File: flow/run.sh
#!/bin/bash
# the make line also repeats each setting of config.mk as NAME=value (left out here)
make -C /OpenROAD-flow-scripts/flow DESIGN_CONFIG=/design/flow/config.mk WORK_HOME=/design/flow/orfs CLKGATE_MAP_FILE= finish
File: flow/config.mk
export PLATFORM = sky130hd
export DESIGN_NAME = alu16
export DESIGN_NICKNAME = alu16
export VERILOG_FILES = /design/flow/design.v
export SDC_FILE = /design/flow/constraint.sdc
export NUM_CORES = 4
export LEC_CHECK = 0
export ABC_AREA = 1
export CAP_MARGIN = 20
export CORE_MARGIN = 2
export CORE_UTILIZATION = 72
export CTS_CLUSTER_DIAMETER = 294
export CTS_CLUSTER_SIZE = 100
export PLACE_DENSITY = 0.41
export SLEW_MARGIN = 20
File: flow/design.v
module ALU (a,b,ctrl,res,R15,res_we,R15_we);
	input signed [15:0] a,b;
	input [3:0] ctrl;
	output reg signed [15:0] res;
	output reg signed [15:0] R15;
	output reg res_we, R15_we;
	always@(*)begin
		res = 16'sd0;
		R15 = 16'sd0;
		res_we = 1'b1;
		R15_we = 1'b0;
		case(ctrl)
			3'b000: begin
						res = a + b;
					end
			3'b001: begin
						res = a - b;
					end
			3'b010: begin
						{R15,res} = a * b;
						R15_we = 1'b1;
					end
			3'b011: begin
						R15_we = 1'b1;
						if (b == 16'sd0) begin
							res = -16'sd1;
							R15 = a;
						end
						else begin
							res = a / b;
							R15 = a % b;
						end
					end
			3'b100: begin
						res = a & b;
					end
			3'b101: begin
						res = a | b;
					end
			default: begin
						res_we = 1'b0;
					end
		endcase
	end
endmodule
module alu16(clk, rst, a, b, ctrl, res, R15);
	input clk, rst;
	input [15:0] a, b;
	input [3:0] ctrl;
	output reg [15:0] res;
	output reg [15:0] R15;
	wire [15:0] alu_res, alu_R15;
	wire res_we, R15_we;
	ALU u_alu(.a(a), .b(b), .ctrl(ctrl), .res(alu_res), .R15(alu_R15), .res_we(res_we), .R15_we(R15_we));
	always @(posedge clk, negedge rst) begin
		if (~rst) begin
			res <= 16'h0000;
			R15 <= 16'h0000;
		end
		else begin
			if (res_we)
				res <= alu_res;
			if (R15_we)
				R15 <= alu_R15;
		end
	end
endmodule
File: flow/constraint.sdc
create_clock -name core_clock -period 37.7 [get_ports {clk}]
set_input_delay 7.5400 -clock core_clock [delete_from_list [all_inputs] [get_ports {clk}]]
set_output_delay 7.5400 -clock core_clock [all_outputs]
set_load 0.01 [all_outputs]
==> flow_summary.toml, run 1 <==
# generated from flow reports
[worst_setup_path]
r2r-end = "res[0]$_DFFE_PN0P_"
startpoint_type = "input port"
crit_path_end = "res[15]$_DFFE_PN0P_"
path_depth = 200
startpoint = "a[0]"
cp.arrival_ps = 35810
crit_top_cell = "nand2_1"
reg2reg_depth = 1
crit_buf_inv = 28
cpMaxStageDelayCell = "clkdlybuf4s50_1"
worstSetupEndpointType = "flip-flop"
critical_path_required_ps = 37850
worst-setup-path-type = "in -> reg"
r2r_slack_ps = 36830
crit_fanout = 13
cp_top_family = "simple AND/OR/NAND/NOR gates"
critPathMaxStageDelay_ps = 550
r2r-start = "res[0]$_DFFE_PN0P_"

[worst_hold_path]
min_delay_path_depth = 2
worstHoldStart = "res[2]$_DFFE_PN0P_"
hold_class = "reg -> reg"
min_to = "res[2]$_DFFE_PN0P_"

[placement]
pre_cts_slack_ps = -578
dpl.hpwl_mm = 63.2
place.gp.congestion = 1.06
port_buffers = 69

[floorplan]
die-area_mm2 = 0.0327
row_count = 64
die_y_um = 181
core_area_mm2 = 0.0307
fp-utilization_pct = 73.3
die_w_um = 181
io_pins = 70

[sta]
slew_headroom_pct = 25.6
fmax_mhz = 28.0
fin_crit_sh_pct = 94.6
finClkSkew_ps = 0
hold_slack_ps = 525
hold_violations = 0
slew_viol_final = 0
min_period_ps = 35660
finalSetupViolations = 0
tightestPinTransition_ps = 1100
setup_slack_ps = 2040

[logic_synthesis]
yosys-stat-area_mm2 = 0.0225
edf_count = 0
avgSynthCellArea_um2 = 6.63
flop_cell = "dfrtp_1"
synthSimpleGateAreaFrac_pct = 30.3
synthTopCellsByArea = "fa_1, nand2_1, ha_1"
synth.area.mux_share_pct = 0.0445
synthTopCellsByCount = "nand2_1, inv_1, fa_1, ha_1, nand3_1"
synth_area_leader_cell = "fa_1"
async_flop_share_pct = 100
yosys.area_share.xor_xnor_pct = 4.05
ys_cells = 3393
yosysSeqAreaShare_pct = 3.56
most_common_cell = "nand2_1"
netlist_area_mm2 = 0.0225
aoi_share_pct = 11.2
top_cell_area_share_pct = 23.5
ys_ff = 32
synthCells = 3393
fp_nets = 3939
ys_top_logic_family = "adder cells"
fa_ha_area_share_pct = 37.1
yosysUniqueCellTypes = 64
yosysWarningCount = 2

[grt]
grt_pass1_vias = 24500
antenna_found_initial = 2
grt_pass1_wl_mm = 127
grt_usage_pct = 49.3
grt-ovfl-total = 0
grt_max_degree = 41

[detailed_routing]
drc = 0
initialDrtViolationCount = 3846
ant_nets = 0
vias = 24700
wl_per_cell_um = 21.3
drtPass1Iterations = 9
drt-total-wl_mm = 82.3
vias_per_cell = 6.41

[clock_tree]
cts_buffers = 5
cts.sinks = 32
cts_max_path_buffers = 2
cts.clk_slew.worst_paths_ps = 60
htreeDepth = 2
clk_latency_ps = 290
cts_root_buffer = "clkbuf_16"
cts_tree = "done"

[job]
tool_warnings = 34
cap_violations = 0

[final_layout]
syn_to_final_growth_pct = 9.57
comb_area_mm2 = 0.0190
fill_cells = 2109
seq_area_um2 = 801
finish.utilization_pct = 80.3
layout.nets = 4007

[status]
status = "complete, no violations"
-- routing by layer --
| layer | GRT usage (%) | wire [um] | share of wire (%) |
|---|---|---|---|
| met1 | 60.4 | 28100 | 34 |
| met2 | 74.6 | 34800 | 42 |
| met3 | 16.4 | 12200 | 15 |
| met4 | 31.9 | 7130 | 8.7 |
| met5 | 0 | 41 | 0.050 |
-- through the flow --
| stage | instances | setup TNS (ps) | cell area (um2) |
|---|---|---|---|
| floorplan | 3393 | 0 | 22500 |
| global placement | 3803 | 0 | 23600 |
| detailed placement | 3803 | -3950 | 23600 |
| CTS | 3808 | 0 | 23700 |
| global route | 3856 | -2710 | 24600 |
| finish | 3856 | 0 | 24600 |
-- area by class of cell --
class / count / share of cell area [%]
multi-input combinational: 2561 / 77.1
sequential: 32 / 3.25
inverter: 690 / 10.7
timing repair buffer: 169 / 6.32
clock buffer: 5 / 0.508
antenna: 1 / 0.0102
timing repair inverter: 2 / 0.0610
tap: 396 / 2.01
-- timing repair --
action | in CTS | in global routing
pin swaps | 0 | 22
hold endpoints to repair | 0 | 0
setup endpoints to repair | 8 | 32
hold buffers | 0 | 0
buffers inserted | 0 | 44
resized | 4 | 140
cloned | 0 | 3
==> inputs of run 2 (changes only) <==
ABC_AREA = default   (was 1)
CAP_MARGIN = 0   (was 20)
CORE_UTILIZATION = 58   (was 72)
CTS_CLUSTER_DIAMETER = 81   (was 294)
CTS_CLUSTER_SIZE = 29   (was 100)
PLACE_DENSITY = default   (was 0.41)
SETUP_SLACK_MARGIN = 1.0   (was default)
clock period = 13.1 ns   (was 37.7 ns; I/O delays follow)
==> flow_summary.toml, run 2 <==
# generated from flow reports
[detailed_routing]
drt-total-wl_mm = 113
vias_per_cell = 6.71
drtPass1Iterations = 9
vias = 28900
wl_per_cell_um = 26.3
drc = 0
ant_nets = 0
initialDrtViolationCount = 3685

[job]
cap_violations = 0
tool_warnings = 37

[placement]
pre_cts_slack_ps = -18690
place_area_mm2 = 0.0296
place.gp.congestion = 1.06
port_buffers = 69
dpl.hpwl_mm = 74.0

[final_layout]
final_area_mm2 = 0.0335
finish.utilization_pct = 87.1
syn_to_final_growth_pct = 49.2
fill_cells = 1970
seq_area_um2 = 801
comb_area_mm2 = 0.0226
layout.nets = 4326

[logic_synthesis]
synth.area.mux_share_pct = 1.94
yosys-stat-area_mm2 = 0.0225
edf_count = 0
ys_cells = 2892
fa_ha_area_share_pct = 37.5
yosys.area_share.xor_xnor_pct = 7.13
synthCells = 2892
most_common_cell = "inv_1"
netlist_area_mm2 = 0.0225
yosysWarningCount = 2
aoi_share_pct = 20.9
yosysSeqAreaShare_pct = 3.57
synthTopCellsByCount = "inv_1, nand2_1, fa_1, ha_1, nor2_1"
synthTopCellsByArea = "fa_1, ha_1, inv_1"
avgSynthCellArea_um2 = 7.76
top_cell_area_share_pct = 23.5
ys_top_logic_family = "adder cells"
synthSimpleGateAreaFrac_pct = 20.8
synth_area_leader_cell = "fa_1"
flop_cell = "dfrtp_1"
yosysUniqueCellTypes = 101
fp_nets = 3438
ys_ff = 32
async_flop_share_pct = 100

[clock_tree]
cts_root_buffer = "clkbuf_16"
cts.clk_slew.worst_paths_ps = 70
cts_tree = "done"
htreeDepth = 2
clk_latency_ps = 300
cts_max_path_buffers = 2
cts.sinks = 32
cts_buffers = 5

[sta]
finClkSkew_ps = 0
slew_headroom_pct = 6.51
slew_viol_final = 0
finalSetupViolations = 32
min_period_ps = 33170
hold_violations = 0
tightestPinTransition_ps = 1390
setup_slack_ps = -20070
fin_crit_sh_pct = 253
fmax_mhz = 30.1
rsz0062_at_grt = "true"

[worst_setup_path]
worstSetupEndpointType = "flip-flop"
startpoint = "b[10]"
cp.arrival_ps = 33340
cp_top_family = "AND-OR/OR-AND gates"
crit_buf_inv = 23
path_depth = 148
r2r-end = "R15[15]$_DFFE_PN0P_"
r2r_slack_ps = 11980
cpMaxStageDelayCell = "xnor2_1"
reg2reg_depth = 3
startpoint_type = "input port"
crit_top_cell = "buf_4"
critPathMaxStageDelay_ps = 1080
r2r-start = "R15[15]$_DFFE_PN0P_"
crit_path_end = "R15[14]$_DFFE_PN0P_"
worst-setup-path-type = "in -> reg"
crit_fanout = 8
critical_path_required_ps = 13270

[floorplan]
io_pins = 70
core_area_mm2 = 0.0385
die_y_um = 201
row_count = 72
fp-utilization_pct = 58.4
die_w_um = 201
die-area_mm2 = 0.0403

[grt]
grt_pass1_wl_mm = 158
antenna_found_initial = 6
grt-ovfl-total = 0
grt_pass1_vias = 29300
grt_max_degree = 45
grt_usage_pct = 50.0

[worst_hold_path]
min_to = "R15[10]$_DFFE_PN0P_"
hold_class = "reg -> reg"
worstHoldStart = "R15[10]$_DFFE_PN0P_"
min_delay_path_depth = 1

[status]
violations = "negative setup slack"
status = "finished with violations"
## run 2: routing by layer
layer | vias up | share of wire, % | track usage [%]
met5 | - | 0.17 | 0
met2 | 2567 | 43 | 81.3
met3 | 1123 | 14 | 11.8
met1 | 13500 | 33 | 57.4
li1 | 11700 | - | -
met4 | 8 | 11 | 37.8
## run 2: cell type report
class / instances / share of cell area (%)
Antenna cell: 5 / 0.0373
Clock buffer: 5 / 0.373
Clock inverter: 3 / 0.138
Inverter: 349 / 3.98
Multi-Input combinational cell: 2385 / 67.5
Sequential cell: 32 / 2.39
Tap cell: 518 / 1.93
Timing Repair Buffer: 1007 / 23.7
## run 2: through the flow
stage / TNS [ps] / instances / hold WS [ps]
2_1_floorplan: -519850 / 2892 / 514
3_3_place_gp: -550110 / 4083 / 470
3_5_place_dp: -576050 / 4083 / 484
4_1_cts: -505420 / 4249 / 502
5_1_grt: -635200 / 4299 / 548
6_report: -617610 / 4304 / 526
## run 2: timing repair
action	in CTS	in global routing
setup buffers	156	49
hold endpoints to repair	0	0
pin swaps	177	168
cloned	2	1
hold buffers	0	0
endpoints found under the setup margin	32	32
gates resized	348	176
==> inputs of run 3 (changes only) <==
ABC_AREA = 1   (was default)
CAP_MARGIN = 5   (was 0)
CELL_PAD_IN_SITES_DETAIL_PLACEMENT = 0   (was default)
CELL_PAD_IN_SITES_GLOBAL_PLACEMENT = 0   (was default)
CORE_UTILIZATION = 71   (was 58)
CTS_CLUSTER_DIAMETER = 359   (was 81)
CTS_CLUSTER_SIZE = 22   (was 29)
GPL_ROUTABILITY_DRIVEN = 1   (was default)
MAX_ROUTING_LAYER = met4   (was default)
MIN_ROUTING_LAYER = met1   (was default)
PLACE_DENSITY = 0.66   (was default)
SETUP_SLACK_MARGIN = default   (was 1.0)
TNS_END_PERCENT = 50   (was default)
clock period = 38.9 ns   (was 13.1 ns; I/O delays follow)
==> flow_summary.toml, run 3 <==
# generated from flow reports
[worst_setup_path]
worstSetupEndpointType = "flip-flop"
startpoint = "b[15]"
cp.arrival_ps = 37120
reg2reg_depth = 2
crit_buf_inv = 26
startpoint_type = "input port"
critical_path_required_ps = 39150
crit_path_end = "R15[15]$_DFFE_PN0P_"
r2r_slack_ps = 38010
cp_top_family = "simple AND/OR/NAND/NOR gates"
r2r-start = "R15[0]$_DFFE_PN0P_"
worst-setup-path-type = "in -> reg"
cpMaxStageDelayCell = "clkinvlp_2"
path_depth = 204
crit_fanout = 22
crit_top_cell = "nand2_1"
r2r-end = "R15[0]$_DFFE_PN0P_"
critPathMaxStageDelay_ps = 790

[logic_synthesis]
avgSynthCellArea_um2 = 6.63
synthSimpleGateAreaFrac_pct = 30.3
fa_ha_area_share_pct = 37.1
synth_area_leader_cell = "fa_1"
async_flop_share_pct = 100
yosys.area_share.xor_xnor_pct = 4.05
yosysWarningCount = 2
ys_cells = 3393
synthCells = 3393
aoi_share_pct = 11.2
netlist_area_mm2 = 0.0225
yosysUniqueCellTypes = 64
yosysSeqAreaShare_pct = 3.56
flop_cell = "dfrtp_1"
ys_ff = 32
top_cell_area_share_pct = 23.5
ys_top_logic_family = "adder cells"
synthTopCellsByArea = "fa_1, nand2_1, ha_1"
synth.area.mux_share_pct = 0.0445
yosys-stat-area_mm2 = 0.0225
most_common_cell = "nand2_1"
fp_nets = 3939
edf_count = 0
synthTopCellsByCount = "nand2_1, inv_1, fa_1, ha_1, nand3_1"

[sta]
fmax_mhz = 27.1
min_period_ps = 36870
hold_violations = 0
final.setup.tns_ps = 0
fin_crit_sh_pct = 94.8
tightestPinTransition_ps = 977
finalSetupViolations = 0
finClkSkew_ps = 0
slew_headroom_pct = 34.9
slew_viol_final = 0

[final_layout]
layout.nets = 3987
syn_to_final_growth_pct = 7.94
finalNonFillerCells = 3847
finish.utilization_pct = 77.3

[grt]
grt_max_degree = 41
grt_usage_pct = 49.7
antenna_found_initial = 3
grt_pass1_vias = 24000
grt_pass1_wl_mm = 125
grt-ovfl-total = 0

[job]
tool_warnings = 34
cap_violations = 0

[status]
status = "complete, no violations"

[floorplan]
core_area_mm2 = 0.0314
io_pins = 70
die_w_um = 182
row_count = 65
die-area_mm2 = 0.0331
fp-utilization_pct = 71.6
die_y_um = 182

[clock_tree]
hold_buffers = 0
cts_root_buffer = "clkbuf_16"
cts_max_path_buffers = 2
cts_buffers = 5
clk_latency_ps = 300
cts.clk_slew.worst_paths_ps = 60
cts.sinks = 32
htreeDepth = 2
cts_tree = "done"

[detailed_routing]
drt-total-wl_mm = 80.7
wl_per_cell_um = 21.0
ant_nets = 0
vias = 24400
drc = 0
initialDrtViolationCount = 3153
drtPass1Iterations = 9
vias_per_cell = 6.34

[worst_hold_path]
min_to = "res[7]$_DFFE_PN0P_"
min_delay_path_depth = 1
hold_class = "reg -> reg"
worstHoldStart = "res[7]$_DFFE_PN0P_"

[placement]
dpl.hpwl_mm = 62.8
port_buffers = 69
dp.cells = 3804
place.gp.congestion = 1.05
-- run 3: cell type report --
type                    instances  area [um2]
repair buffers                151        1360
inverters                     690        2630
fillers                      2321        7130
well taps                     402         503
repair inverters                1        5.00
clock buffers                   7         153
flip-flops and latches         32         801
multi-input cells            2560       18800
diodes                          4        10.0
-- run 3: per-layer routing --
metal / GRT usage [%] / wire length [um] / vias to the layer above
met5: - / 0 / -
met4: 29.9 / 6490 / 0
li1: - / - / 10700
met3: 12.0 / 11200 / 596
met1: 60.2 / 28500 / 11100
met2: 75.4 / 34600 / 1967
-- run 3: metrics by stage --
stage	setup slack [ps]	hold slack (ps)	area [um2]
final	2030	528	24300
after global routing	-277	546	24300
after CTS	704	522	23700
after detailed placement	489	500	23600
after global placement	1350	489	23600
after floorplan	5410	526	22500
-- run 3: timing repair --
| item | in CTS | in global routing |
|---|---|---|
| endpoints found under the setup margin | 0 | 32 |
| gates resized | 0 | 85 |
| setup buffers | 0 | 31 |
| hold endpoints to repair | 0 | 0 |
==> inputs of run 4 (changes only) <==
ABC_AREA = default   (was 1)
CAP_MARGIN = 35   (was 5)
CELL_PAD_IN_SITES_DETAIL_PLACEMENT = default   (was 0)
CELL_PAD_IN_SITES_GLOBAL_PLACEMENT = 3   (was 0)
CORE_UTILIZATION = 40   (was 71)
CTS_CLUSTER_DIAMETER = 229   (was 359)
CTS_CLUSTER_SIZE = 64   (was 22)
GPL_ROUTABILITY_DRIVEN = 0   (was 1)
GPL_TIMING_DRIVEN = 0   (was default)
MIN_ROUTING_LAYER = met2   (was met1)
PLACE_DENSITY = default   (was 0.66)
SETUP_SLACK_MARGIN = 0.35   (was default)
TNS_END_PERCENT = default   (was 50)
clock period = 40.0 ns   (was 38.9 ns; I/O delays follow)
==> flow_summary.toml, run 4 <==
# generated from flow reports
[logic_synthesis]
synth.area.mux_share_pct = 1.94
aoi_share_pct = 20.9
async_flop_share_pct = 100
fa_ha_area_share_pct = 37.5
ys_cells = 2892
synth_area_leader_cell = "fa_1"
most_common_cell = "inv_1"
yosysUniqueCellTypes = 101
synthSimpleGateAreaFrac_pct = 20.8
yosys.area_share.xor_xnor_pct = 7.13
flop_cell = "dfrtp_1"
yosysSeqAreaShare_pct = 3.57
ys_top_logic_family = "adder cells"
yosysWarningCount = 2
netlist_area_mm2 = 0.0225
avgSynthCellArea_um2 = 7.76
synthTopCellsByArea = "fa_1, ha_1, inv_1"
top_cell_area_share_pct = 23.5
yosys-stat-area_mm2 = 0.0225
fp_nets = 3438
ys_ff = 32
synthTopCellsByCount = "inv_1, nand2_1, fa_1, ha_1, nor2_1"
synthCells = 2892
edf_count = 0

[sta]
min_period_ps = 38960
hold_violations = 0
slew_viol_final = 0
finClkSkew_ps = 0
setup_slack_ps = 1040
hold_slack_ps = 477
rsz0062_at_grt = "false"
slew_headroom_pct = 28.9
fin_crit_sh_pct = 97.4
tightestPinTransition_ps = 1070
fmax_mhz = 25.7
finalSetupViolations = 0

[worst_hold_path]
min_delay_path_depth = 2
hold_class = "reg -> reg"
worstHoldStart = "R15[4]$_DFFE_PN0P_"
min_to = "R15[4]$_DFFE_PN0P_"

[floorplan]
die_y_um = 241
die_w_um = 241
fp-utilization_pct = 40.6
io_pins = 70
core_area_mm2 = 0.0553
row_count = 86
die-area_mm2 = 0.0580

[job]
tool_warnings = 34
cap_violations = 0

[clock_tree]
clk_latency_ps = 290
cts.clk_slew.worst_paths_ps = 60
cts_root_buffer = "clkbuf_16"
cts_tree = "done"
cts_max_path_buffers = 2
cts_buffers = 5
hold_buffers = 0
cts.sinks = 32
htreeDepth = 2

[worst_setup_path]
crit_fanout = 10
path_depth = 150
critical_path_required_ps = 40220
worst-setup-path-type = "in -> reg"
r2r_slack_ps = 38940
cp.arrival_ps = 39170
startpoint = "a[7]"
crit_path_end = "R15[4]$_DFFE_PN0P_"
reg2reg_depth = 3
r2r-end = "R15[15]$_DFFE_PN0P_"
crit_buf_inv = 27
cpMaxStageDelayCell = "or4_1"
critPathMaxStageDelay_ps = 560
startpoint_type = "input port"
cp_top_family = "AND-OR/OR-AND gates"
crit_top_cell = "buf_4"
worstSetupEndpointType = "flip-flop"
r2r-start = "R15[15]$_DFFE_PN0P_"

[final_layout]
syn_to_final_growth_pct = 24.0
finalNonFillerCells = 3906
comb_area_mm2 = 0.0217
seq_area_um2 = 801
fill_cells = 5522
layout.nets = 3688
final_area_mm2 = 0.0279

[detailed_routing]
vias = 31800
vias_per_cell = 8.14
wl_per_cell_um = 25.5
drt-total-wl_mm = 99.8
drtPass1Iterations = 20
initialDrtViolationCount = 7469
drc = 0
ant_nets = 0

[grt]
grt_pass1_vias = 34400
grt_pass1_wl_mm = 146
grt-ovfl-total = 0
antenna_found_initial = 0
grt_usage_pct = 53.4
grt_max_degree = 28

[status]
status = "complete, no violations"

[placement]
port_buffers = 63
pre_cts_slack_ps = -12020
dpl.hpwl_mm = 77.9
place_area_mm2 = 0.0245
dp.cells = 3729
## run 4: what timing repair did
| action | CTS | global route |
|---|---|---|
| gates cloned | 1 | 0 |
| pin swaps | 48 | 91 |
| setup endpoints to repair | 32 | 32 |
| setup buffers | 73 | 72 |
| resized | 240 | 234 |
## run 4: layer usage
layer  wire [um]  up-vias  track usage [%]
li1            -    10400                -
met1           0    11000                -
met2       46900     9039             62.1
met3       39200     1402             65.6
met4       13700        0             14.8
met5           0        -                -
## run 4: cell type report
cell class | instances | share of cell area (%)
Sequential cell | 32 | 2.88
Timing Repair Buffer | 242 | 7.83
Tap cell | 748 | 3.36
Multi-Input combinational cell | 2385 | 77.8
Buffer | 127 | 2.77
Clock buffer | 8 | 0.526
Antenna cell | 15 | 0.135
Inverter | 349 | 4.74
## run 4: metrics by stage
step / utilization (%) / setup TNS [ps]
final: 50.4 / 0
after global routing: 50.3 / 0
after CTS: 47.3 / 0
after detailed placement: 44.3 / -350530
after global placement: 43.5 / -349510
after floorplan: - / 0
==> inputs of run 5 (changes only) <==
ABC_AREA = 1   (was default)
CAP_MARGIN = 20   (was 35)
CELL_PAD_IN_SITES_GLOBAL_PLACEMENT = default   (was 3)
CORE_ASPECT_RATIO = 0.5   (was default)
CORE_UTILIZATION = 72   (was 40)
CTS_CLUSTER_DIAMETER = 371   (was 229)
CTS_CLUSTER_SIZE = 97   (was 64)
GPL_ROUTABILITY_DRIVEN = default   (was 0)
GPL_TIMING_DRIVEN = default   (was 0)
HOLD_SLACK_MARGIN = -0.09   (was default)
MAX_ROUTING_LAYER = default   (was met4)
MIN_ROUTING_LAYER = default   (was met2)
PLACE_DENSITY = 0.37   (was default)
SETUP_SLACK_MARGIN = 2.29   (was 0.35)
clock period = 20.8 ns   (was 40.0 ns; I/O delays follow)
==> flow_summary.toml, run 5 <==
# implementation run metrics
[floorplan]
fp-utilization_pct = 73.7
die_y_um = 129
die_w_um = 254
row_count = 45
io_pins = 70
die-area_mm2 = 0.0327
core_area_mm2 = 0.0305

[placement]
place.gp.congestion = 1.18
pre_cts_slack_ps = -10990
dp.cells = 4458
dpl.hpwl_mm = 87.5
port_buffers = 69

[logic_synthesis]
ys_top_logic_family = "adder cells"
edf_count = 0
fp_nets = 3939
flop_cell = "dfrtp_1"
synth.area.mux_share_pct = 0.0445
synthCells = 3393
top_cell_area_share_pct = 23.5
synthTopCellsByCount = "nand2_1, inv_1, fa_1, ha_1, nand3_1"
synthSimpleGateAreaFrac_pct = 30.3
fa_ha_area_share_pct = 37.1
yosysSeqAreaShare_pct = 3.56
yosys.area_share.xor_xnor_pct = 4.05
aoi_share_pct = 11.2
yosysUniqueCellTypes = 64
yosys-stat-area_mm2 = 0.0225
ys_cells = 3393
yosysWarningCount = 2
ys_ff = 32
most_common_cell = "nand2_1"
synthTopCellsByArea = "fa_1, nand2_1, ha_1"
avgSynthCellArea_um2 = 6.63
netlist_area_mm2 = 0.0225
async_flop_share_pct = 100
synth_area_leader_cell = "fa_1"

[status]
tool.error = "[ERROR DPL-0038] Utilization greater than 100%, impossible to legalize"
status = "aborted with a tool error"
lastStage = "clock tree synthesis"
run 5: per-stage QoR:
stage               hold slack [ps]  cell area, um2
detailed placement              510           29500
floorplan                       519           23700
global placement                480           29500
==> inputs of run 6 (changes only) <==
ABC_AREA = default   (was 1)
CELL_PAD_IN_SITES_DETAIL_PLACEMENT = 2   (was default)
CELL_PAD_IN_SITES_GLOBAL_PLACEMENT = 1   (was default)
CORE_ASPECT_RATIO = default   (was 0.5)
CORE_MARGIN = 5   (was 2)
CORE_UTILIZATION = 31   (was 72)
CTS_CLUSTER_DIAMETER = 359   (was 371)
CTS_CLUSTER_SIZE = default   (was 97)
GPL_ROUTABILITY_DRIVEN = 0   (was default)
HOLD_SLACK_MARGIN = 0.05   (was -0.09)
MAX_ROUTING_LAYER = met4   (was default)
MIN_ROUTING_LAYER = met1   (was default)
PLACE_DENSITY = 0.76   (was 0.37)
SETUP_SLACK_MARGIN = default   (was 2.29)
SLEW_MARGIN = 25   (was 20)
TNS_END_PERCENT = 50   (was default)
clock period = 25.8 ns   (was 20.8 ns; I/O delays follow)
==> flow_summary.toml, run 6 <==
# implementation run metrics
[status]
status = "aborted with a tool error"
lastStage = "global routing"
tool.error = "[ERROR GRT-0232] Routing congestion too high. Check the congestion heatmap in the GUI."

[floorplan]
core_area_mm2 = 0.0716
die-area_mm2 = 0.0779
fp-utilization_pct = 31.4
die_w_um = 279
die_y_um = 279
row_count = 98
io_pins = 70

[logic_synthesis]
yosysSeqAreaShare_pct = 3.57
synthTopCellsByArea = "fa_1, ha_1, inv_1"
synth_area_leader_cell = "fa_1"
yosys-stat-area_mm2 = 0.0225
async_flop_share_pct = 100
fa_ha_area_share_pct = 37.5
flop_cell = "dfrtp_1"
edf_count = 0
ys_cells = 2892
yosysUniqueCellTypes = 101
synth.area.mux_share_pct = 1.94
most_common_cell = "inv_1"
ys_top_logic_family = "adder cells"
synthTopCellsByCount = "inv_1, nand2_1, fa_1, ha_1, nor2_1"
avgSynthCellArea_um2 = 7.76
yosys.area_share.xor_xnor_pct = 7.13
ys_ff = 32
yosysWarningCount = 2
fp_nets = 3438
synthCells = 2892
netlist_area_mm2 = 0.0225
aoi_share_pct = 20.9
top_cell_area_share_pct = 23.5
synthSimpleGateAreaFrac_pct = 20.8

[grt]
grt-ovfl-total = 9
grt_usage_pct = 74.8

[placement]
port_buffers = 69
dpl.hpwl_mm = 141

[clock_tree]
htreeDepth = 2
cts_max_path_buffers = 2
cts.sinks = 32
cts_buffers = 5
cts_root_buffer = "clkbuf_16"
hold_buffers = 0
run 6: per-stage QoR:
step / hold slack [ps] / worst slack (ps) / util (%) / instance area [um2] / instances
after global placement: 470 / -8020 / 42.2 / 30200 / 4520
after floorplan: 514 / -7020 / - / 23500 / 2892
after CTS: 538 / -8480 / 47.8 / 34200 / 4701
after detailed placement: 533 / -14180 / 42.2 / 30200 / 4520
run 6: timing repair:
item | in CTS
gates resized | 580
hold endpoints to repair | 0
gates cloned | 1
buffers inserted | 176
pin swaps | 221
setup endpoints to repair | 32
run 6: metal layers:
layer,overflow,track usage [%]
met5,-,-
met1,2,72.1
met4,3,70.0
met3,1,64.8
met2,3,87.9
==> inputs of run 7 (changes only) <==
ABC_AREA = 1   (was default)
CELL_PAD_IN_SITES_DETAIL_PLACEMENT = default   (was 2)
CELL_PAD_IN_SITES_GLOBAL_PLACEMENT = default   (was 1)
CORE_MARGIN = 2   (was 5)
CORE_UTILIZATION = 67   (was 31)
CTS_CLUSTER_DIAMETER = 28   (was 359)
GPL_ROUTABILITY_DRIVEN = default   (was 0)
HOLD_SLACK_MARGIN = 0.29   (was 0.05)
MIN_ROUTING_LAYER = default   (was met1)
PLACE_DENSITY = default   (was 0.76)
SETUP_SLACK_MARGIN = 5.0   (was default)
SLEW_MARGIN = 20   (was 25)
TNS_END_PERCENT = 5   (was 50)
clock period = 21.5 ns   (was 25.8 ns; I/O delays follow)
==> flow_summary.toml, run 7 <==
# implementation run metrics
[placement]
place_area_mm2 = 0.0296
dpl.hpwl_mm = 73.6
place.gp.congestion = 1.12
pre_cts_slack_ps = -9600
port_buffers = 69

[status]
lastStage = "global routing"
status = "aborted with a tool error"
tool.error = "[ERROR GRT-0232] Routing congestion too high. Check the congestion heatmap in the GUI."

[logic_synthesis]
fa_ha_area_share_pct = 37.1
avgSynthCellArea_um2 = 6.63
yosysSeqAreaShare_pct = 3.56
synthCells = 3393
netlist_area_mm2 = 0.0225
synthSimpleGateAreaFrac_pct = 30.3
most_common_cell = "nand2_1"
aoi_share_pct = 11.2
async_flop_share_pct = 100
top_cell_area_share_pct = 23.5
synth.area.mux_share_pct = 0.0445
yosysUniqueCellTypes = 64
synthTopCellsByCount = "nand2_1, inv_1, fa_1, ha_1, nand3_1"
synthTopCellsByArea = "fa_1, nand2_1, ha_1"
edf_count = 0
synth_area_leader_cell = "fa_1"
yosys.area_share.xor_xnor_pct = 4.05
ys_ff = 32
yosysWarningCount = 2
fp_nets = 3939
ys_top_logic_family = "adder cells"
ys_cells = 3393
flop_cell = "dfrtp_1"
yosys-stat-area_mm2 = 0.0225

[clock_tree]
cts_root_buffer = "clkbuf_16"
hold_buffers = 0
cts_buffers = 5
htreeDepth = 2
cts_max_path_buffers = 2
cts.sinks = 32

[floorplan]
die_w_um = 187
die-area_mm2 = 0.0350
io_pins = 70
die_y_um = 187
core_area_mm2 = 0.0333
fp-utilization_pct = 67.5
row_count = 67

[grt]
grt_usage_pct = 117
grt-ovfl-total = 5698
run 7: routing by layer:
layer | GRT usage, % | GRT overflow
met1 | 95.4 | 152
met2 | 166 | 4674
met3 | 83.7 | 124
met4 | 119 | 748
met5 | - | -
run 7: what timing repair did:
| action | 4_1_cts |
|---|---|
| pin swaps | 65 |
| resized | 123 |
| setup endpoints to repair | 32 |
| endpoints found under the hold margin | 0 |
| setup buffers | 36 |
run 7: through the flow:
stage	hold WS, ps	util (%)	instances	TNS, ps
global placement	486	88.9	4541	-231360
floorplan	526	-	3393	-171180
CTS	509	91.6	4585	-246320
detailed placement	490	88.9	4541	-288500
==> inputs of run 8 (changes only) <==
CAP_MARGIN = 15   (was 20)
CELL_PAD_IN_SITES_GLOBAL_PLACEMENT = 3   (was default)
CORE_UTILIZATION = 40   (was 67)
CTS_CLUSTER_DIAMETER = 334   (was 28)
CTS_CLUSTER_SIZE = 64   (was default)
GPL_ROUTABILITY_DRIVEN = 1   (was default)
GPL_TIMING_DRIVEN = 0   (was default)
HOLD_SLACK_MARGIN = 0.14   (was 0.29)
MAX_ROUTING_LAYER = met5   (was met4)
MIN_ROUTING_LAYER = met1   (was default)
PLACE_DENSITY_LB_ADDON = 0.23   (was default)
SETUP_SLACK_MARGIN = 0.35   (was 5.0)
SLEW_MARGIN = 0   (was 20)
TNS_END_PERCENT = default   (was 5)
clock period = 40.0 ns   (was 21.5 ns; I/O delays follow)
==> flow_summary.toml, run 8 <==
# implementation run metrics
[logic_synthesis]
yosysWarningCount = 2
ys_top_logic_family = "adder cells"
synthSimpleGateAreaFrac_pct = 30.3
yosysSeqAreaShare_pct = 3.56
edf_count = 0
netlist_area_mm2 = 0.0225
yosysUniqueCellTypes = 64
ys_cells = 3393
flop_cell = "dfrtp_1"
aoi_share_pct = 11.2
async_flop_share_pct = 100
most_common_cell = "nand2_1"
synthTopCellsByCount = "nand2_1, inv_1, fa_1, ha_1, nand3_1"
fa_ha_area_share_pct = 37.1
fp_nets = 3939
yosys.area_share.xor_xnor_pct = 4.05
synthTopCellsByArea = "fa_1, nand2_1, ha_1"
synth_area_leader_cell = "fa_1"
yosys-stat-area_mm2 = 0.0225
ys_ff = 32
avgSynthCellArea_um2 = 6.63
synth.area.mux_share_pct = 0.0445
synthCells = 3393
top_cell_area_share_pct = 23.5

[status]
lastStage = "global placement"
status = "aborted with a tool error"
tool.error = "[ERROR FLW-0024] Place density exceeds 1.0 (current PLACE_DENSITY_LB_ADDON =  0.23). Please check if the value of  PLACE_DENSITY_LB_ADDON is between 0 and 0.99."

[floorplan]
fp-utilization_pct = 40.6
row_count = 86
core_area_mm2 = 0.0553
io_pins = 70
die_w_um = 241
die-area_mm2 = 0.0581
die_y_um = 241
==> inputs of run 9 (changes only) <==
ABC_AREA = default   (was 1)
CAP_MARGIN = 0   (was 15)
CELL_PAD_IN_SITES_GLOBAL_PLACEMENT = default   (was 3)
CORE_UTILIZATION = 54   (was 40)
CTS_CLUSTER_DIAMETER = 211   (was 334)
CTS_CLUSTER_SIZE = 52   (was 64)
HOLD_SLACK_MARGIN = default   (was 0.14)
MAX_ROUTING_LAYER = default   (was met5)
MIN_ROUTING_LAYER = default   (was met1)
PLACE_DENSITY_LB_ADDON = 0.28   (was 0.23)
SETUP_SLACK_MARGIN = default   (was 0.35)
SLEW_MARGIN = 20   (was 0)
clock period = 33.8 ns   (was 40.0 ns; I/O delays follow)
==> flow_summary.toml, run 9 <==
# generated from flow reports
[worst_setup_path]
path_depth = 152
cp.arrival_ps = 36360
r2r_slack_ps = 32740
worstSetupEndpointType = "flip-flop"
cp_top_family = "AND-OR/OR-AND gates"
r2r-start = "R15[15]$_DFFE_PN0P_"
crit_fanout = 10
r2r-end = "R15[15]$_DFFE_PN0P_"
critical_path_required_ps = 33950
crit_path_end = "R15[14]$_DFFE_PN0P_"
startpoint = "b[0]"
startpoint_type = "input port"
reg2reg_depth = 3
crit_buf_inv = 27
cpMaxStageDelayCell = "or3_1"
critPathMaxStageDelay_ps = 440
worst-setup-path-type = "in -> reg"

[grt]
antenna_found_initial = 3
grt_usage_pct = 40.9
grt-ovfl-total = 0
grt_pass1_vias = 24600
grt_max_degree = 30
grt_pass1_wl_mm = 138

[clock_tree]
cts_max_path_buffers = 2
cts.clk_slew.worst_paths_ps = 50
cts_root_buffer = "clkbuf_16"
cts.sinks = 32
htreeDepth = 2
cts_tree = "done"
cts_buffers = 5
clk_latency_ps = 290

[logic_synthesis]
flop_cell = "dfrtp_1"
synthTopCellsByCount = "inv_1, nand2_1, fa_1, ha_1, nor2_1"
aoi_share_pct = 20.9
ys_ff = 32
yosys.area_share.xor_xnor_pct = 7.13
synthSimpleGateAreaFrac_pct = 20.8
ys_cells = 2892
yosysUniqueCellTypes = 101
edf_count = 0
yosysWarningCount = 2
yosysSeqAreaShare_pct = 3.57
async_flop_share_pct = 100
synthCells = 2892
most_common_cell = "inv_1"
yosys-stat-area_mm2 = 0.0225
fa_ha_area_share_pct = 37.5
synth_area_leader_cell = "fa_1"
avgSynthCellArea_um2 = 7.76
fp_nets = 3438
top_cell_area_share_pct = 23.5
netlist_area_mm2 = 0.0225
synthTopCellsByArea = "fa_1, ha_1, inv_1"
ys_top_logic_family = "adder cells"
synth.area.mux_share_pct = 1.94

[floorplan]
io_pins = 70
row_count = 74
die_w_um = 208
core_area_mm2 = 0.0409
fp-utilization_pct = 54.9
die-area_mm2 = 0.0432
die_y_um = 208

[detailed_routing]
drt-total-wl_mm = 91.3
wl_per_cell_um = 24.4
vias_per_cell = 6.47
drc = 0
ant_nets = 0
vias = 24200
initialDrtViolationCount = 2009
drtPass1Iterations = 6

[sta]
fin_crit_sh_pct = 107
finalSetupViolations = 32
fmax_mhz = 27.6
finClkSkew_ps = 0
slew_headroom_pct = 23.2
tightestPinTransition_ps = 1150
hold_violations = 0
rsz0062_at_grt = "true"
setup_slack_ps = -2410
min_period_ps = 36210
slew_viol_final = 0

[final_layout]
layout.nets = 3752
syn_to_final_growth_pct = 28.3
finalNonFillerCells = 3742
finish.utilization_pct = 70.4

[placement]
place.gp.congestion = 1.01
dpl.hpwl_mm = 70.4
dp.cells = 3498
port_buffers = 63

[worst_hold_path]
min_delay_path_depth = 2
worstHoldStart = "R15[8]$_DFFE_PN0P_"
hold_class = "reg -> reg"
min_to = "R15[8]$_DFFE_PN0P_"

[job]
cap_violations = 0
tool_warnings = 35

[status]
violations = "negative setup slack"
status = "finished with violations"
==> run 9: per-layer routing <==
layer / up-vias / GRT usage, % / routed length [um]
met3: 496 / 7.35 / 8660
met2: 1431 / 67.8 / 41700
met1: 11700 / 48.3 / 33200
met5: - / 0 / 0
met4: 0 / 28.2 / 7740
li1: 10600 / - / -
==> run 9: final cells by class <==
| class | instances | area, um2 |
|---|---|---|
| Antenna cell | 3 | 7.51 |
| Tap cell | 532 | 666 |
| Inverter | 349 | 1330 |
| Timing Repair Buffer | 309 | 2560 |
| Buffer | 125 | 860 |
| Clock buffer | 7 | 153 |
| Fill cell | 3269 | 12100 |
| Sequential cell | 32 | 801 |
| Clock inverter | 1 | 30.0 |
| Multi-Input combinational cell | 2384 | 22400 |
==> run 9: repair_timing <==
item                       CTS  global route
pin swaps                  125           103
setup buffers              167            81
gates cloned                 0             1
setup endpoints to repair   32            32
hold buffers                 0             0
resized                    280           168
==> run 9: through the flow <==
stage	hold WS, ps	instance area, um2	setup slack, ps	setup TNS (ps)
5_1_grt	506	28800	-3400	-87470
3_3_place_gp	464	24700	-8320	-240210
2_1_floorplan	514	23400	-655	-2510
4_1_cts	497	27500	-1680	-33440
3_5_place_dp	482	24900	-8330	-240460
6_report	491	28800	-2410	-56870
==> inputs of run 10 (changes only) <==
CORE_UTILIZATION = 59   (was 54)
CTS_CLUSTER_DIAMETER = 81   (was 211)
CTS_CLUSTER_SIZE = 29   (was 52)
GPL_ROUTABILITY_DRIVEN = default   (was 1)
GPL_TIMING_DRIVEN = default   (was 0)
HOLD_SLACK_MARGIN = 0.29   (was default)
PLACE_DENSITY_LB_ADDON = default   (was 0.28)
SETUP_SLACK_MARGIN = 1.0   (was default)
clock period = 12.6 ns   (was 33.8 ns; I/O delays follow)
==> flow_summary.toml, run 10 <==
# generated from flow reports
[logic_synthesis]
synthCells = 2892
most_common_cell = "inv_1"
flop_cell = "dfrtp_1"
ys_ff = 32
synthSimpleGateAreaFrac_pct = 20.8
yosysWarningCount = 2
netlist_area_mm2 = 0.0225
synth_area_leader_cell = "fa_1"
yosys-stat-area_mm2 = 0.0225
async_flop_share_pct = 100
synthTopCellsByCount = "inv_1, nand2_1, fa_1, ha_1, nor2_1"
yosysUniqueCellTypes = 101
ys_top_logic_family = "adder cells"
fp_nets = 3438
synth.area.mux_share_pct = 1.94
synthTopCellsByArea = "fa_1, ha_1, inv_1"
top_cell_area_share_pct = 23.5
avgSynthCellArea_um2 = 7.76
fa_ha_area_share_pct = 37.5
yosysSeqAreaShare_pct = 3.57
aoi_share_pct = 20.9
edf_count = 0
yosys.area_share.xor_xnor_pct = 7.13
ys_cells = 2892

[placement]
dp.cells = 4084
place.gp.congestion = 1.11
pre_cts_slack_ps = -19380
port_buffers = 69
dpl.hpwl_mm = 75.8
place_area_mm2 = 0.0297

[worst_hold_path]
min_to = "R15[8]$_DFFE_PN0P_"
hold_class = "reg -> reg"
worstHoldStart = "R15[8]$_DFFE_PN0P_"
min_delay_path_depth = 2

[worst_setup_path]
crit_top_cell = "ha_1"
r2r-end = "R15[1]$_DFFE_PN0P_"
startpoint = "b[0]"
worst-setup-path-type = "in -> reg"
critPathMaxStageDelay_ps = 840
crit_fanout = 8
crit_path_end = "R15[15]$_DFFE_PN0P_"
worstSetupEndpointType = "flip-flop"
critical_path_required_ps = 12840
cp_top_family = "AND-OR/OR-AND gates"
startpoint_type = "input port"
r2r_slack_ps = 11220
path_depth = 143
cp.arrival_ps = 32190
cpMaxStageDelayCell = "o21ai_1"
crit_buf_inv = 20
reg2reg_depth = 1
r2r-start = "R15[1]$_DFFE_PN0P_"

[sta]
rsz0062_at_grt = "true"
fmax_mhz = 31.3
setup_slack_ps = -19350
finalSetupViolations = 32
slew_viol_final = 0
fin_crit_sh_pct = 254
tightestPinTransition_ps = 1280
finClkSkew_ps = 0
slew_headroom_pct = 14.3
hold_violations = 0
min_period_ps = 31950

[clock_tree]
cts.sinks = 32
cts.clk_slew.worst_paths_ps = 70
cts_buffers = 5
cts_max_path_buffers = 2
cts_root_buffer = "clkbuf_16"
htreeDepth = 2
hold_buffers = 0
clk_latency_ps = 350
cts_tree = "done"

[grt]
grt_pass1_wl_mm = 150
antenna_found_initial = 7
grt_max_degree = 45
grt-ovfl-total = 0
grt_pass1_vias = 27900
grt_usage_pct = 49.7

[floorplan]
row_count = 71
die-area_mm2 = 0.0396
core_area_mm2 = 0.0376
die_y_um = 199
io_pins = 70
die_w_um = 199
fp-utilization_pct = 59.8

[final_layout]
layout.nets = 4285
final_area_mm2 = 0.0331
finalNonFillerCells = 4257
syn_to_final_growth_pct = 47.5
fill_cells = 1918

[detailed_routing]
vias = 28600
drtPass1Iterations = 13
drc = 0
vias_per_cell = 6.73
ant_nets = 0
drt-total-wl_mm = 112
wl_per_cell_um = 26.3
initialDrtViolationCount = 3681

[status]
status = "finished with violations"
violations = "negative setup slack"

[job]
tool_warnings = 38
cap_violations = 0
[run 10: per-stage QoR]
stage	setup TNS, ps	utilization, %	hold WS, ps
final	-599920	88.1	511
after global routing	-625830	88.1	541
after floorplan	-532650	-	514
after global placement	-566850	79.0	469
after detailed placement	-600850	79.0	487
after CTS	-541680	82.0	500
[run 10: layout make-up]
type                    count  area [um2]  share of cell area [%]
repair buffers            967        7670                    23.1
clock buffers               7         153                   0.461
well taps                 511         639                    1.93
diodes                      6        15.0                  0.0453
inverters                 349        1320                    4.00
clock inverters             1        30.0                  0.0907
flip-flops and latches     32         801                    2.42
multi-input cells        2384       22500                    67.9
[run 10: what timing repair did]
| item | 4_1_cts | 5_1_grt |
|---|---|---|
| pin swaps | 80 | 214 |
| setup buffers | 67 | 91 |
| setup endpoints to repair | 32 | 32 |
| resized | 121 | 361 |
| gates cloned | 0 | 1 |
[run 10: per-layer routing]
metal	up-vias	GRT usage (%)	part of all wire [%]	wire, um
li1	11600	-	-	-
met5	-	0	0.26	295
met4	12	37.9	11	11800
met3	1086	15.0	15	17300
met1	13300	57.2	32	35900
met2	2555	77.9	42	46800
==> inputs of run 11 (changes only) <==
ABC_AREA = 1   (was default)
CAP_MARGIN = 20   (was 0)
CELL_PAD_IN_SITES_DETAIL_PLACEMENT = 0   (was default)
CELL_PAD_IN_SITES_GLOBAL_PLACEMENT = 0   (was default)
CORE_UTILIZATION = 71   (was 59)
CTS_CLUSTER_DIAMETER = 214   (was 81)
CTS_CLUSTER_SIZE = default   (was 29)
GPL_ROUTABILITY_DRIVEN = 0   (was default)
HOLD_SLACK_MARGIN = -0.05   (was 0.29)
MAX_ROUTING_LAYER = met4   (was default)
MIN_ROUTING_LAYER = met1   (was default)
PLACE_DENSITY_LB_ADDON = 0.13   (was default)
SETUP_SLACK_MARGIN = default   (was 1.0)
TNS_END_PERCENT = 50   (was default)
clock period = 29.8 ns   (was 12.6 ns; I/O delays follow)
==> flow_summary.toml, run 11 <==
# implementation run metrics
[status]
lastStage = "clock tree synthesis"
tool.error = "[ERROR DPL-0033] detailed placement checks failed during check placement."
status = "aborted with a tool error"

[logic_synthesis]
flop_cell = "dfrtp_1"
netlist_area_mm2 = 0.0225
most_common_cell = "nand2_1"
yosysWarningCount = 2
ys_ff = 32
ys_top_logic_family = "adder cells"
synthCells = 3393
ys_cells = 3393
async_flop_share_pct = 100
fa_ha_area_share_pct = 37.1
edf_count = 0
synth_area_leader_cell = "fa_1"
synthTopCellsByArea = "fa_1, nand2_1, ha_1"
yosysSeqAreaShare_pct = 3.56
synthTopCellsByCount = "nand2_1, inv_1, fa_1, ha_1, nand3_1"
avgSynthCellArea_um2 = 6.63
yosys.area_share.xor_xnor_pct = 4.05
aoi_share_pct = 11.2
yosys-stat-area_mm2 = 0.0225
yosysUniqueCellTypes = 64
top_cell_area_share_pct = 23.5
fp_nets = 3939
synth.area.mux_share_pct = 0.0445
synthSimpleGateAreaFrac_pct = 30.3

[floorplan]
fp-utilization_pct = 71.6
core_area_mm2 = 0.0314
io_pins = 70
die_w_um = 182
die_y_um = 182
die-area_mm2 = 0.0331
row_count = 65

[placement]
dp.cells = 4483
dpl.hpwl_mm = 81.2
pre_cts_slack_ps = -4260
port_buffers = 69
[run 11: per-stage QoR]
step / TNS (ps) / area (um2) / utilization [%]
floorplan: 0 / 22800 / -
global placement: -46670 / 29000 / 92.3
detailed placement: -117990 / 29000 / 92.3
==> inputs of run 12 (changes only) <==
ABC_AREA = 0   (was 1)
CELL_PAD_IN_SITES_DETAIL_PLACEMENT = 1   (was 0)
CORE_ASPECT_RATIO = 1.23   (was default)
CORE_UTILIZATION = 72   (was 71)
CTS_CLUSTER_DIAMETER = default   (was 214)
CTS_CLUSTER_SIZE = 88   (was default)
GPL_ROUTABILITY_DRIVEN = default   (was 0)
GPL_TIMING_DRIVEN = 1   (was default)
HOLD_SLACK_MARGIN = default   (was -0.05)
MAX_ROUTING_LAYER = default   (was met4)
MIN_ROUTING_LAYER = default   (was met1)
PLACE_DENSITY_LB_ADDON = 0.01   (was 0.13)
SETUP_SLACK_MARGIN = 0.99   (was default)
SLEW_MARGIN = 25   (was 20)
TNS_END_PERCENT = default   (was 50)
clock period = 30.8 ns   (was 29.8 ns; I/O delays follow)
==> flow_summary.toml, run 12 <==
# implementation run metrics
[status]
status = "aborted with a tool error"
lastStage = "detailed placement"
tool.error = "Error: detail_place.tcl, 38 bad optional access"

[logic_synthesis]
top_cell_area_share_pct = 23.5
synthSimpleGateAreaFrac_pct = 20.8
edf_count = 0
synth_area_leader_cell = "fa_1"
yosysWarningCount = 2
yosysUniqueCellTypes = 101
ys_cells = 2892
fa_ha_area_share_pct = 37.5
netlist_area_mm2 = 0.0225
avgSynthCellArea_um2 = 7.76
flop_cell = "dfrtp_1"
async_flop_share_pct = 100
most_common_cell = "inv_1"
synth.area.mux_share_pct = 1.94
yosysSeqAreaShare_pct = 3.57
ys_top_logic_family = "adder cells"
synthTopCellsByArea = "fa_1, ha_1, inv_1"
yosys-stat-area_mm2 = 0.0225
ys_ff = 32
yosys.area_share.xor_xnor_pct = 7.13
synthTopCellsByCount = "inv_1, nand2_1, fa_1, ha_1, nor2_1"
fp_nets = 3438
synthCells = 2892
aoi_share_pct = 20.9

[floorplan]
die_w_um = 163
io_pins = 70
die-area_mm2 = 0.0326
core_area_mm2 = 0.0306
fp-utilization_pct = 73.3
die_y_um = 200
row_count = 71

[placement]
place.gp.congestion = 1.17
port_buffers = 69
run 12: stage by stage:
stage / hold WS (ps) / cell area [um2] / setup slack, ps
after floorplan: 514 / 23500 / -3020
after global placement: 469 / 28900 / -3290
==> inputs of run 13 (changes only) <==
ABC_AREA = 1   (was 0)
CELL_PAD_IN_SITES_DETAIL_PLACEMENT = default   (was 1)
CELL_PAD_IN_SITES_GLOBAL_PLACEMENT = default   (was 0)
CORE_ASPECT_RATIO = default   (was 1.23)
CTS_CLUSTER_SIZE = 95   (was 88)
GPL_TIMING_DRIVEN = default   (was 1)
PLACE_DENSITY = 0.41   (was default)
PLACE_DENSITY_LB_ADDON = default   (was 0.01)
SETUP_SLACK_MARGIN = default   (was 0.99)
SLEW_MARGIN = 20   (was 25)
TNS_END_PERCENT = 15   (was default)
clock period = 26.9 ns   (was 30.8 ns; I/O delays follow)
==> flow_summary.toml, run 13 <==
# implementation run metrics
[logic_synthesis]
yosysSeqAreaShare_pct = 3.56
fp_nets = 3939
synthCells = 3393
edf_count = 0
ys_ff = 32
flop_cell = "dfrtp_1"
most_common_cell = "nand2_1"
fa_ha_area_share_pct = 37.1
async_flop_share_pct = 100
netlist_area_mm2 = 0.0225
yosys.area_share.xor_xnor_pct = 4.05
yosysUniqueCellTypes = 64
ys_cells = 3393
yosysWarningCount = 2
aoi_share_pct = 11.2
yosys-stat-area_mm2 = 0.0225
synthTopCellsByCount = "nand2_1, inv_1, fa_1, ha_1, nand3_1"
top_cell_area_share_pct = 23.5
synthTopCellsByArea = "fa_1, nand2_1, ha_1"
avgSynthCellArea_um2 = 6.63
synth.area.mux_share_pct = 0.0445
synthSimpleGateAreaFrac_pct = 30.3
synth_area_leader_cell = "fa_1"
ys_top_logic_family = "adder cells"

[floorplan]
fp-utilization_pct = 73.3
die_y_um = 181
die_w_um = 181
io_pins = 70
core_area_mm2 = 0.0307
die-area_mm2 = 0.0327
row_count = 64

[placement]
port_buffers = 69
dpl.hpwl_mm = 86.8
place.gp.congestion = 1.11
dp.cells = 4470

[status]
tool.error = "[ERROR DPL-0038] Utilization greater than 100%, impossible to legalize"
status = "aborted with a tool error"
lastStage = "clock tree synthesis"
## run 13: through the flow
step / cell area [um2] / worst slack [ps] / setup TNS (ps)
2_1_floorplan: 23600 / -1250 / -20690
3_3_place_gp: 29700 / -3560 / -96640
3_5_place_dp: 29700 / -6780 / -195150
==> inputs of run 14 (changes only) <==
CELL_PAD_IN_SITES_DETAIL_PLACEMENT = 0   (was default)
CELL_PAD_IN_SITES_GLOBAL_PLACEMENT = 0   (was default)
CORE_UTILIZATION = 70   (was 72)
CTS_CLUSTER_DIAMETER = 214   (was default)
CTS_CLUSTER_SIZE = default   (was 95)
GPL_ROUTABILITY_DRIVEN = 0   (was default)
HOLD_SLACK_MARGIN = -0.05   (was default)
MAX_ROUTING_LAYER = met4   (was default)
MIN_ROUTING_LAYER = met1   (was default)
PLACE_DENSITY = 0.35   (was 0.41)
TNS_END_PERCENT = 50   (was 15)
clock period = 29.9 ns   (was 26.9 ns; I/O delays follow)
==> flow_summary.toml, run 14 <==
# implementation run metrics
[status]
lastStage = "clock tree synthesis"
status = "aborted with a tool error"
tool.error = "[ERROR DPL-0038] Utilization greater than 100%, impossible to legalize"

[logic_synthesis]
async_flop_share_pct = 100
yosysWarningCount = 2
ys_ff = 32
fp_nets = 3939
ys_top_logic_family = "adder cells"
synthTopCellsByCount = "nand2_1, inv_1, fa_1, ha_1, nand3_1"
ys_cells = 3393
edf_count = 0
avgSynthCellArea_um2 = 6.63
synthCells = 3393
yosysUniqueCellTypes = 64
top_cell_area_share_pct = 23.5
synthTopCellsByArea = "fa_1, nand2_1, ha_1"
yosysSeqAreaShare_pct = 3.56
yosys.area_share.xor_xnor_pct = 4.05
most_common_cell = "nand2_1"
yosys-stat-area_mm2 = 0.0225
synth.area.mux_share_pct = 0.0445
aoi_share_pct = 11.2
synthSimpleGateAreaFrac_pct = 30.3
flop_cell = "dfrtp_1"
netlist_area_mm2 = 0.0225
synth_area_leader_cell = "fa_1"
fa_ha_area_share_pct = 37.1

[floorplan]
row_count = 65
core_area_mm2 = 0.0316
fp-utilization_pct = 71.2
io_pins = 70
die-area_mm2 = 0.0336
die_w_um = 183
die_y_um = 183

[placement]
pre_cts_slack_ps = -3800
port_buffers = 69
place_area_mm2 = 0.0290
dpl.hpwl_mm = 79.3
## run 14: metrics by stage
stage	setup TNS [ps]	cells
floorplan	0	3393
global placement	-35240	4489
detailed placement	-98270	4489
==> inputs of run 15 (changes only) <==
ABC_AREA = 0   (was 1)
CELL_PAD_IN_SITES_DETAIL_PLACEMENT = default   (was 0)
CELL_PAD_IN_SITES_GLOBAL_PLACEMENT = default   (was 0)
CORE_ASPECT_RATIO = 1.62   (was default)
CORE_UTILIZATION = 40   (was 70)
CTS_CLUSTER_DIAMETER = 345   (was 214)
GPL_ROUTABILITY_DRIVEN = default   (was 0)
HOLD_SLACK_MARGIN = default   (was -0.05)
MAX_ROUTING_LAYER = default   (was met4)
MIN_ROUTING_LAYER = default   (was met1)
PLACE_DENSITY = default   (was 0.35)
PLACE_DENSITY_LB_ADDON = 0.29   (was default)
TNS_END_PERCENT = 45   (was 50)
clock period = 46.5 ns   (was 29.9 ns; I/O delays follow)
==> flow_summary.toml, run 15 <==
# generated from flow reports
[status]
status = "complete, no violations"

[worst_setup_path]
cpMaxStageDelayCell = "o21ai_0"
cp_top_family = "AND-OR/OR-AND gates"
crit_path_end = "R15[14]$_DFFE_PN0P_"
crit_fanout = 18
worstSetupEndpointType = "flip-flop"
startpoint = "b[6]"
startpoint_type = "input port"
r2r-end = "R15[15]$_DFFE_PN0P_"
cp.arrival_ps = 44720
r2r-start = "R15[15]$_DFFE_PN0P_"
crit_buf_inv = 13
reg2reg_depth = 3
path_depth = 141
crit_top_cell = "ha_1"
critPathMaxStageDelay_ps = 670
critical_path_required_ps = 46650
worst-setup-path-type = "in -> reg"
r2r_slack_ps = 45400

[logic_synthesis]
async_flop_share_pct = 100
yosysUniqueCellTypes = 101
synth.area.mux_share_pct = 1.94
synthTopCellsByArea = "fa_1, ha_1, inv_1"
top_cell_area_share_pct = 23.5
ys_top_logic_family = "adder cells"
ys_cells = 2892
yosys.area_share.xor_xnor_pct = 7.13
yosysWarningCount = 2
fp_nets = 3438
flop_cell = "dfrtp_1"
synthSimpleGateAreaFrac_pct = 20.8
most_common_cell = "inv_1"
yosysSeqAreaShare_pct = 3.57
synthCells = 2892
aoi_share_pct = 20.9
fa_ha_area_share_pct = 37.5
ys_ff = 32
netlist_area_mm2 = 0.0225
synth_area_leader_cell = "fa_1"
edf_count = 0
synthTopCellsByCount = "inv_1, nand2_1, fa_1, ha_1, nor2_1"
avgSynthCellArea_um2 = 7.76
yosys-stat-area_mm2 = 0.0225

[floorplan]
die_y_um = 306
core_area_mm2 = 0.0556
fp-utilization_pct = 40.4
die_w_um = 190
die-area_mm2 = 0.0581
io_pins = 70
row_count = 110

[clock_tree]
cts_root_buffer = "clkbuf_16"
hold_buffers = 0
clk_latency_ps = 290
cts_tree = "done"
cts_buffers = 5
htreeDepth = 2
cts.sinks = 32
cts_max_path_buffers = 2
cts.clk_slew.worst_paths_ps = 60

[final_layout]
fill_cells = 5688
layout.nets = 3499
syn_to_final_growth_pct = 10.2
finish.utilization_pct = 44.5

[sta]
hold_violations = 0
slew_headroom_pct = 32.6
fmax_mhz = 22.4
tightestPinTransition_ps = 1010
min_period_ps = 44570
fin_crit_sh_pct = 95.9
finalSetupViolations = 0
slew_viol_final = 0
finClkSkew_ps = 0

[worst_hold_path]
min_to = "R15[7]$_DFFE_PN0P_"
hold_class = "reg -> reg"
worstHoldStart = "R15[7]$_DFFE_PN0P_"
min_delay_path_depth = 2

[grt]
grt_pass1_vias = 23900
grt_pass1_wl_mm = 146
grt-ovfl-total = 0
antenna_found_initial = 2
grt_max_degree = 45
grt_usage_pct = 33.7

[job]
tool_warnings = 32
cap_violations = 0

[detailed_routing]
initialDrtViolationCount = 1769
drc = 0
drt-total-wl_mm = 97.7
ant_nets = 0
vias_per_cell = 6.18
vias = 22800
wl_per_cell_um = 26.5
drtPass1Iterations = 6

[placement]
dpl.hpwl_mm = 78.1
port_buffers = 69
place.gp.congestion = 1.05
run 15: area by class of cell:
cell class / instances / area (um2) / area share, %
multi-input combinational: 2384 / 20000 / 81.0
timing repair buffer: 181 / 1530 / 6.17
inverter: 349 / 1310 / 5.29
tap: 728 / 911 / 3.68
sequential: 32 / 801 / 3.24
clock buffer: 7 / 143 / 0.576
clock inverter: 1 / 7.51 / 0.0303
antenna: 2 / 5.00 / 0.0202
run 15: through the flow:
stage               cell area (um2)  TNS, ps  std cells  setup WS (ps)  hold WS (ps)
finish                        24700        0       3684           1930           469
global placement              24400        0       3672            243           464
detailed placement            24400     -406       3672           -204           463
floorplan                     22500        0       2892           5060           514
global route                  24700    -94.7       3683          -60.6           511
CTS                           24500        0       3680           24.1           477
run 15: routing by layer:
layer	GRT usage (%)	part of all wire (%)	vias to the layer above
met2	59.4	50	1103
met1	34.3	33	11200
li1	-	-	10000
met3	4.59	6.3	453
met5	0	0	-
met4	30.8	11	0
run 15: timing repair:
action | 4_1_cts | 5_1_grt
endpoints found under the hold margin | 0 | 0
gates resized | 1 | 44
pin swaps | 0 | 1
setup buffers | 0 | 2
setup endpoints to repair | 1 | 32
==> inputs of run 16 (changes only) <==
ABC_AREA = default   (was 0)
CORE_ASPECT_RATIO = default   (was 1.62)
CORE_UTILIZATION = 71   (was 40)
CTS_CLUSTER_DIAMETER = default   (was 345)
PLACE_DENSITY_LB_ADDON = 0.0   (was 0.29)
SETUP_SLACK_MARGIN = 5.0   (was default)
TNS_END_PERCENT = default   (was 45)
clock period = 37.2 ns   (was 46.5 ns; I/O delays follow)
==> flow_summary.toml, run 16 <==
# implementation run metrics
[status]
status = "aborted with a tool error"
lastStage = "global routing"
tool.error = "[ERROR GRT-0232] Routing congestion too high. Check the congestion heatmap in the GUI."

[logic_synthesis]
synthTopCellsByArea = "fa_1, ha_1, inv_1"
synthCells = 2892
flop_cell = "dfrtp_1"
yosys.area_share.xor_xnor_pct = 7.13
fa_ha_area_share_pct = 37.5
synthSimpleGateAreaFrac_pct = 20.8
yosys-stat-area_mm2 = 0.0225
synth.area.mux_share_pct = 1.94
avgSynthCellArea_um2 = 7.76
most_common_cell = "inv_1"
fp_nets = 3438
aoi_share_pct = 20.9
top_cell_area_share_pct = 23.5
ys_ff = 32
async_flop_share_pct = 100
yosysUniqueCellTypes = 101
netlist_area_mm2 = 0.0225
ys_top_logic_family = "adder cells"
synth_area_leader_cell = "fa_1"
yosysWarningCount = 2
ys_cells = 2892
synthTopCellsByCount = "inv_1, nand2_1, fa_1, ha_1, nor2_1"
edf_count = 0
yosysSeqAreaShare_pct = 3.57

[placement]
place_area_mm2 = 0.0248
place.gp.congestion = 1.15
port_buffers = 69
dpl.hpwl_mm = 63.2

[clock_tree]
cts_buffers = 5
hold_buffers = 0
htreeDepth = 2
cts_root_buffer = "clkbuf_16"
cts_max_path_buffers = 2
cts.sinks = 32

[grt]
grt-ovfl-total = 1441
grt_usage_pct = 100

[floorplan]
core_area_mm2 = 0.0313
die_w_um = 182
fp-utilization_pct = 71.7
die-area_mm2 = 0.0331
io_pins = 70
row_count = 65
die_y_um = 182
-- run 16: routing by layer --
metal | GRT overflow | global-route usage [%]
met1 | 173 | 96.4
met2 | 737 | 110
met3 | 122 | 90.7
met4 | 376 | 106
met5 | 33 | 87.0
-- run 16: per-stage QoR --
step           std cells  worst slack [ps]  TNS, ps
2_1_floorplan       2892              2100        0
3_3_place_gp        3355              -382    -1320
3_5_place_dp        3355             -1560   -24260
4_1_cts             3563              2560        0
-- run 16: timing repair --
item,in CTS
endpoints found under the setup margin,32
buffers inserted,194
pin swaps,173
gates cloned,7
gates resized,305
